== garnet ==
==> flow/design.v <==
`timescale 1ns / 1ps
module day3_part2_top( clk, rst, rom_addr, rom_data, sum, done );
    input clk;
    input rst;
    output [13:0] rom_addr;
    input [7:0] rom_data;
    output [31:0] sum;
    output done;
    reg [13:0] addr;
    wire [7:0] rom_out;
    reg [63:0] sub_group1;
    reg [63:0] sub_group2;
    reg [63:0] sub_group3;
    reg [63:0] comparator;
    reg [7:0] value;
    reg [31:0] sum_triples;
    localparam READ_1 = 3'b000, READ_2 = 3'b001, READ_3 = 3'b010, COMPARE = 3'b011, GET_VAL = 3'b100, CHECK = 3'b101, DONE = 3'b110;
    reg [2:0] state;
    reg int_done;
    assign sum = sum_triples;
    assign done = int_done;
    assign rom_addr = addr;
    assign rom_out = rom_data;
    always @ (posedge clk)
    begin
    if (rst)
    begin
        addr <= 14'b0;
        sub_group1 <= 64'b0;
        sub_group2 <= 64'b0;
        sub_group3 <= 64'b0;
        comparator <= 64'b0;
        value <= 8'b0;
        sum_triples <= 32'b0;
        state <= READ_1;
        int_done <= 1'b0;
    end
    else
    case (state)
    READ_1:
    begin
        addr <= addr + 1;
        if (rom_out == 8'b0)
            state <= READ_2;
        else
            sub_group1[rom_out] <= 1'b1;
    end
    READ_2:
    begin
        addr <= addr + 1;
        if (rom_out == 8'b0)
            state <= READ_3;
        else
            sub_group2[rom_out] <= 1'b1;
    end
    READ_3:
    begin
        addr <= addr + 1;
        if (rom_out == 8'b0)
            state <= COMPARE;
        else
            sub_group3[rom_out] <= 1'b1;
    end
    COMPARE:
    begin
        comparator <= sub_group1 & sub_group2 & sub_group3;
        if ((sub_group1 & sub_group2 & sub_group3) != 64'b0)
        begin
            value <= 8'b0;
            state <= GET_VAL;
        end
        else
        begin
            state <= CHECK;
        end
    end
    GET_VAL:
    begin
        comparator <= comparator >> 1;
        value <= value + 1;
        if (comparator == 1'b1)
        begin
            state <= CHECK;
            sum_triples <= sum_triples + value;
        end
    end
    CHECK:
    begin
        if (rom_out == 8'b0)
            state <= DONE;
        else
        begin
            state <= READ_1;
            sub_group1 <= 64'b0;
            sub_group2 <= 64'b0;
            sub_group3 <= 64'b0;
            comparator <= 64'b0;
        end
    end
    DONE:
    begin
        int_done <= 1'b1;
    end
    endcase
    end
endmodule
clock: 1.83 ns
lec_check: 0
abc_area: 0
cap_margin: 20
core_margin: 2
core_utilization: 71
cts_cluster_diameter: 205
cts_cluster_size: 15
place_density_lb_addon: 0.28
slew_margin: 20
run.sh (not shown) runs the stock make flow with config.mk's settings and CLKGATE_MAP_FILE=.
Status(garnet) = ERROR, stage = clock tree synthesis (4_1_cts)
Here is what was changed in the inputs of willow compared with garnet.
# garnet
export LEC_CHECK = 0
export ABC_AREA = 0
export CAP_MARGIN = 20
export CORE_MARGIN = 2
export CORE_UTILIZATION = 71
export CTS_CLUSTER_DIAMETER = 205
export CTS_CLUSTER_SIZE = 15
export PLACE_DENSITY_LB_ADDON = 0.28
export SLEW_MARGIN = 20
create_clock -name core_clock -period 1.83 [get_ports {clk}]
# willow
export LEC_CHECK = 0
export ABC_AREA = 0
export CAP_MARGIN = 20
export CORE_MARGIN = 2
export CORE_UTILIZATION = 68
export CTS_CLUSTER_DIAMETER = 203
export CTS_CLUSTER_SIZE = 30
export SLEW_MARGIN = 20
create_clock -name core_clock -period 1.87 [get_ports {clk}]
### Flow results
Run status, willow: aborted in global routing (5_1_grt), error DPL-0038
Between willow and garnet, instance count after placement with tap cells included is lower for garnet, willow comes in above that.
[willow vs garnet] row count: higher in willow
[compare] base=garnet new=willow: height of the die now sits higher, adder-cell share of the synthesized area neither gained nor lost much.
Final HPWL from detailed placement shrinks by a little under 10% when moving from garnet to willow.
For the placeable core region, willow came in 4.1% higher than garnet did.
The post-place setup slack reported for willow is smaller than that of garnet by 0.0064 ns.
Reported for willow and garnet, synthesized chip area reported by yosys turned out identical to the last digit.
> inputs changed (willow -> raven)
# willow
export LEC_CHECK = 0
export ABC_AREA = 0
export CAP_MARGIN = 20
export CORE_MARGIN = 2
export CORE_UTILIZATION = 68
export CTS_CLUSTER_DIAMETER = 203
export CTS_CLUSTER_SIZE = 30
export SLEW_MARGIN = 20
create_clock -name core_clock -period 1.87 [get_ports {clk}]
# raven
export LEC_CHECK = 0
export ABC_AREA = 0
export CAP_MARGIN = 0
export CORE_ASPECT_RATIO = 0.74
export CORE_MARGIN = 9
export CORE_UTILIZATION = 46
export MIN_ROUTING_LAYER = met2
export SLEW_MARGIN = 20
create_clock -name core_clock -period 4.0 [get_ports {clk}]
==> results <==
No stage failed in raven, and the final checks on the layout all came back clean.
The floorplan core area reported for raven is greater than that of willow by about 50%.
Row number of CTS-inserted buffers: raven higher / willow lower
raven vs willow — setup slack after placement rose 1.37 ns.
Comparing willow against raven, there is no change at all in area after synthesis.
NOTE: post-CTS setup buffer count in raven falls short of that of willow
## Diff of input files: harbor against raven
# raven
export LEC_CHECK = 0
export ABC_AREA = 0
export CAP_MARGIN = 0
export CORE_ASPECT_RATIO = 0.74
export CORE_MARGIN = 9
export CORE_UTILIZATION = 46
export MIN_ROUTING_LAYER = met2
export SLEW_MARGIN = 20
create_clock -name core_clock -period 4.0 [get_ports {clk}]
# harbor
export LEC_CHECK = 0
export CAP_MARGIN = 20
export CORE_MARGIN = 2
export CORE_UTILIZATION = 64
export SLEW_MARGIN = 20
create_clock -name core_clock -period 2.7 [get_ports {clk}]
--- outcome ---
- Worst-case setup margin in the final layout sits lower in harbor than in raven.
- Compared with raven, in harbor number of buffer and inverter stages on the critical path moved up, first-pass GRT wire length saw a decrease, clock latency reported for the late side of the worst-skew pair saw a decrease.
- Compared with raven, in harbor pin count of the biggest net entering global routing went down about 28%, met1 capacity usage during global routing went up 48 points, number of buffers inserted during clock tree synthesis went up 13%.
- Comparing row count for raven and harbor, the smaller number came from harbor.
- harbor: done, clean on timing, DRC and antenna
- harbor vs raven, floorplan die width went down by about 30%.
- Wire length, raven and harbor: higher on raven
